==> run a: inputs <==
Design reuleaux, start of the top module:
module reuleaux(input logic clk, input logic rst_n, input logic [2:0] colour,
                input logic [7:0] centre_x, input logic [6:0] centre_y, input logic [7:0] diameter,
                input logic start, output logic done,
                output logic [7:0] vga_x, output logic [6:0] vga_y,
                output logic [2:0] vga_colour, output logic vga_plot);
clock: 54.3 ns
lec_check: 0
cap_margin: 20
cell_pad_in_sites_detail_placement: 1
core_aspect_ratio: 0.6
core_margin: 2
core_utilization: 48
cts_cluster_size: 56
gpl_routability_driven: 0
hold_slack_margin: 0.14
max_routing_layer: met5
min_routing_layer: met1
place_density_lb_addon: 0.12
slew_margin: 20
tns_end_percent: 15
run.sh (not shown) runs the stock make flow with config.mk's settings and CLKGATE_MAP_FILE=.
==> inputs of run b, as changes to run a <==
==> flow/config.mk (replaced) <==
export PLATFORM = sky130hd
export DESIGN_NAME = reuleaux
export DESIGN_NICKNAME = reuleaux
export VERILOG_FILES = /design/flow/design.v
export SDC_FILE = /design/flow/constraint.sdc
export NUM_CORES = 4
export LEC_CHECK = 0
export CAP_MARGIN = 20
export CORE_MARGIN = 2
export CORE_UTILIZATION = 65
export SLEW_MARGIN = 20
==> flow/constraint.sdc (replaced) <==
create_clock -name core_clock -period 32.7 [get_ports {clk}]
set_input_delay 6.5400 -clock core_clock [delete_from_list [all_inputs] [get_ports {clk}]]
set_output_delay 6.5400 -clock core_clock [all_outputs]
set_load 0.01 [all_outputs]
==> inputs of run c, as changes to run a <==
==> flow/config.mk (replaced) <==
export PLATFORM = sky130hd
export DESIGN_NAME = reuleaux
export DESIGN_NICKNAME = reuleaux
export VERILOG_FILES = /design/flow/design.v
export SDC_FILE = /design/flow/constraint.sdc
export NUM_CORES = 4
export LEC_CHECK = 0
export ABC_AREA = 1
export CAP_MARGIN = 20
export CORE_MARGIN = 2
export CORE_UTILIZATION = 71
export CTS_CLUSTER_DIAMETER = 216
export CTS_CLUSTER_SIZE = 43
export SLEW_MARGIN = 20
==> flow/constraint.sdc (replaced) <==
create_clock -name core_clock -period 33.1 [get_ports {clk}]
set_input_delay 6.6200 -clock core_clock [delete_from_list [all_inputs] [get_ports {clk}]]
set_output_delay 6.6200 -clock core_clock [all_outputs]
set_load 0.01 [all_outputs]
==> qor summary <==
| item | run b | run a | run c |
|---|---|---|---|
| Delay of the slowest critical-path stage | 0.74 ns | 0.91 ns | 0.57 ns |
| Met3 layer wire length in the routed design | 15700 µm | 20400 µm | 13900 µm |
| Area growth from synthesis to final layout | 27.7% | 5.05% | 6.58% |
| Tool warnings | 139 | 135 | 141 |
| Portion of the layout cell area used by clock cells | 0.368% | 0.391% | 0.405% |
| Most used cell along the critical path | sky130_fd_sc_hd__buf_4 | sky130_fd_sc_hd__inv_1 | sky130_fd_sc_hd__nand2_1 |
| Worst endpoint data arrival time | 27.73 ns | 38.10 ns | 25.66 ns |
| Final instance area | 45500 µm² | 37400 µm² | 41400 µm² |
| Total antenna diodes in the routed design | 0 | 1 | 0 |
| Setup slack at placement | -1.69 ns | 6.05 ns | -1.11 ns |
| Fa+ha+maj area frac | 26.4% | 26.4% | 24.2% |
| Overall via count from detail_route | 44641 | 39765 | 45390 |
| Met1 layer usage reported by global route | 53.9% | 59.1% | 52.0% |
| Synthesis area per yosys | 35600 µm² | 35600 µm² | 38800 µm² |
| Number of nets in the final layout | 6606 | 5650 | 7496 |
| Share of the final layout cell area in sequential cells | 1.80% | 2.19% | 1.98% |
| Average routed wire per standard cell | 22.1 µm | 25.0 µm | 17.7 µm |
| Most frequent cell after synthesis | sky130_fd_sc_hd__ha_1 | sky130_fd_sc_hd__ha_1 | sky130_fd_sc_hd__nand2_1 |
| Multi-input combinational cell count | 4412 | 4412 | 5421 |
| Instance tally after logic synthesis | 4946 | 4946 | 6665 |
| Run status | finished with violations | finished clean | finished clean |
| Reasons for failing layout checks | negative setup slack | - | - |
| Post-layout worst setup margin | -1.57 ns | 5.34 ns | 0.817 ns |

========
==> 05-10 <==
reuleaux again, from the RTL that the note above started with.
make LEC_CHECK=0 ABC_AREA=1 CAP_MARGIN=0 CORE_ASPECT_RATIO=0.5 CORE_MARGIN=2 CORE_UTILIZATION=71 CTS_CLUSTER_DIAMETER=216 CTS_CLUSTER_SIZE=43 HOLD_SLACK_MARGIN=-0.09 MAX_ROUTING_LAYER=met4 SLEW_MARGIN=20 finish   # period 21.7 ns
==> 03-27 (differences from 05-10) <==
==> flow/config.mk (replaced) <==
export PLATFORM = sky130hd
export DESIGN_NAME = reuleaux
export DESIGN_NICKNAME = reuleaux
export VERILOG_FILES = /design/flow/design.v
export SDC_FILE = /design/flow/constraint.sdc
export NUM_CORES = 4
export LEC_CHECK = 0
export CAP_MARGIN = 20
export CORE_MARGIN = 2
export CORE_UTILIZATION = 40
export SLEW_MARGIN = 20
==> flow/constraint.sdc (replaced) <==
create_clock -name core_clock -period 39.2 [get_ports {clk}]
set_input_delay 7.8400 -clock core_clock [delete_from_list [all_inputs] [get_ports {clk}]]
set_output_delay 7.8400 -clock core_clock [all_outputs]
set_load 0.01 [all_outputs]
==> node_exporter_impl.prom <==
# HELP chip_impl_metric Yosys and OpenROAD flow results
# TYPE chip_impl_metric gauge
chip_impl_info{name="most_common_cell",value="sky130_fd_sc_hd__ha_1"} 1
chip_impl_info{name="combinational_family_with_the_most_area_after_synthesis",value="AND-OR/OR-AND gates"} 1
chip_impl_info{name="run_status",value="finished clean"} 1
chip_impl_metric{name="post-synth-top-area-fraction",unit="%"} 20.72
chip_impl_metric{name="yosys-stat-area",unit="sq um"} 35630
chip_impl_metric{name="synth.yosys.seq_area_share",unit="%"} 2.303
chip_impl_metric{name="m3_gr_usage",unit="%"} 1.711
chip_impl_metric{name="place_hpwl",unit="mm"} 104.2
# the run above: 03-27

==> node_exporter_impl.prom <==
# HELP chip_impl_metric Yosys and OpenROAD flow results
# TYPE chip_impl_metric gauge
chip_impl_metric{name="place_hpwl",unit="mm"} 137.3
chip_impl_info{name="stop_stage",value="5_1_grt"} 1
chip_impl_info{name="combinational_family_with_the_most_area_after_synthesis",value="simple AND/OR/NAND/NOR gates"} 1
chip_impl_info{name="most_common_cell",value="sky130_fd_sc_hd__nand2_1"} 1
chip_impl_info{name="error_line",value="[ERROR GRT-0116] Global routing finished with congestion. Check the congestion regions in the DRC Viewer."} 1
chip_impl_info{name="run_status",value="did not finish"} 1
# the run above: 05-10


========
==> trial 17 <==
Starting RTL as in the previous note.
## reuleaux
module reuleaux(input logic clk, input logic rst_n, input logic [2:0] colour,
                input logic [7:0] centre_x, input logic [6:0] centre_y, input logic [7:0] diameter,
                input logic start, output logic done,
                output logic [7:0] vga_x, output logic [6:0] vga_y,
                output logic [2:0] vga_colour, output logic vga_plot);
     logic [7:0] offset_y;
     logic load_offset_y;
     logic reset_offset_y;
     logic [7:0] offset_x;
     logic load_offset_x;
     logic reset_offset_x;
     logic signed [9:0] crit;
     logic load_crit_a;
     logic load_crit_b;
     logic reset_crit;
     logic [7:0] c_x3;                                       
     assign c_x3 = centre_x;
     logic [6:0] c_y3;                                       
     logic [50:0] c_y3_temp;
     assign c_y3_temp = (centre_y - ((diameter * 30'b100010011010011010101001111101) / 30'b111011100110101100101000000000));
    logic [50:0] c_y3_temp_2;
    assign c_y3_temp_2 = c_y3_temp[50] ? -c_y3_temp : c_y3_temp;
     assign c_y3 = c_y3_temp_2[6:0];
     logic [7:0] c_x1;                                       
     assign c_x1 = (centre_x + diameter/8'b00000010);
  ...
Settings: LEC_CHECK=0, ABC_AREA=1, CAP_MARGIN=20, CORE_MARGIN=2, CORE_UTILIZATION=70, CTS_CLUSTER_DIAMETER=206, CTS_CLUSTER_SIZE=98, PLACE_DENSITY=0.37, SLEW_MARGIN=20; clock period 34.8 ns.
==> build 90 (differences from trial 17) <==
- ABC_AREA: 1 -> default
- CORE_ASPECT_RATIO: default -> 0.84
- CORE_UTILIZATION: 70 -> 35
- CTS_CLUSTER_DIAMETER: 206 -> 87
- PLACE_DENSITY: 0.37 -> default
- SETUP_SLACK_MARGIN: default -> 2.77
==> flow/constraint.sdc (replaced) <==
create_clock -name core_clock -period 40.0 [get_ports {clk}]
set_input_delay 8.0000 -clock core_clock [delete_from_list [all_inputs] [get_ports {clk}]]
set_output_delay 8.0000 -clock core_clock [all_outputs]
set_load 0.01 [all_outputs]
==> trial 93 (differences from trial 17) <==
- ABC_AREA: 1 -> default
- CORE_UTILIZATION: 70 -> 40
- CTS_CLUSTER_DIAMETER: 206 -> default
- CTS_CLUSTER_SIZE: 98 -> default
- GPL_ROUTABILITY_DRIVEN: default -> 0
- PLACE_DENSITY: 0.37 -> default
- TNS_END_PERCENT: default -> 95
==> flow/constraint.sdc (replaced) <==
create_clock -name core_clock -period 40.1 [get_ports {clk}]
set_input_delay 8.0200 -clock core_clock [delete_from_list [all_inputs] [get_ports {clk}]]
set_output_delay 8.0200 -clock core_clock [all_outputs]
set_load 0.01 [all_outputs]
==> trial 59 (differences from trial 17) <==
- CORE_UTILIZATION: 70 -> 66
- SETUP_SLACK_MARGIN: default -> 5.0
==> flow/constraint.sdc (replaced) <==
create_clock -name core_clock -period 21.8 [get_ports {clk}]
set_input_delay 4.3600 -clock core_clock [delete_from_list [all_inputs] [get_ports {clk}]]
set_output_delay 4.3600 -clock core_clock [all_outputs]
set_load 0.01 [all_outputs]
==> run summary <==
run metrics: status=timing/DRC/antenna clean, DRT iter0 DRCs=5092, die width=about 240 um, Tightest Pin Transition=about 1.1 ns, Buf+Inv Stages, Crit Path=25, met2 WL=about 57 mm, registers=32, crit-path leading delay family=simple AND/OR/NAND/NOR gates, most frequent CP cell=nand2_1, reg2reg start=smr.present_state[4], met1 usage=a little over half, f_max=a little under 30 MHz, CP peak stage delay=roughly 0.58 ns, Worst Setup SP=diameter[2], MaxCap Viol Count=0, DRT Pass-1 Iters=7, GRT met3 Usage=under 10%, first-pass GRT wire length=around 200 mm
The numbers above come from trial 17.

==> run summary <==
run results: status=aborted with a tool error, Failed at=5_1_grt, First Err=[ERROR GRT-0116] Global routing finished with congestion. Check the congestion regions in the DRC Viewer., CTS Buffer Depth=2, # Cells Yosys=about 6700, GRT met3 Usage=64.4%, Overall Global Routing Usage=between 70% and 80%, biggest area cells=ha_1, nand2_1, inv_1, Yosys top cell by area=ha_1, die width=approximately 250 um, post-place setup slack=-5.03 ns, H-tree depth=2, GRT overflow=37, met1 usage=74.8%
The numbers above come from trial 59.

==> run summary <==
run metrics: status=timing/DRC/antenna clean, GRT overflow=0, CP peak stage delay=~0.56 ns, registers=32, MaxCap Viol Count=0, most frequent CP cell=a21o_1, first-pass GRT wire length=slightly above 200 mm, Worst Setup SP=diameter[6], die width=around 350 um, crit-path leading delay family=AND-OR/OR-AND gates, DRT iter0 DRCs=between 3000 and 4000, Buf+Inv Stages, Crit Path=14, GRT met3 Usage=about 2.6%, largest net degree at the start of global routing=44, DRT Pass-1 Iters=6, met2 WL=around 56 mm, met1 usage=34.4%
The numbers above come from build 90.

==> run summary <==
run metrics: Worst Setup SP=diameter[2], MaxCap Viol Count=0, Buf+Inv Stages, Crit Path=14, most frequent CP cell=a21o_1, met2 WL=~57 mm, first-pass GRT wire length=about 190 mm, reg2reg start=rroy.offset_y[0], crit-path leading delay family=AND-OR/OR-AND gates, status=timing/DRC/antenna clean, DRT Pass-1 Iters=7, CP peak stage delay=around 0.57 ns
The numbers above come from trial 93.

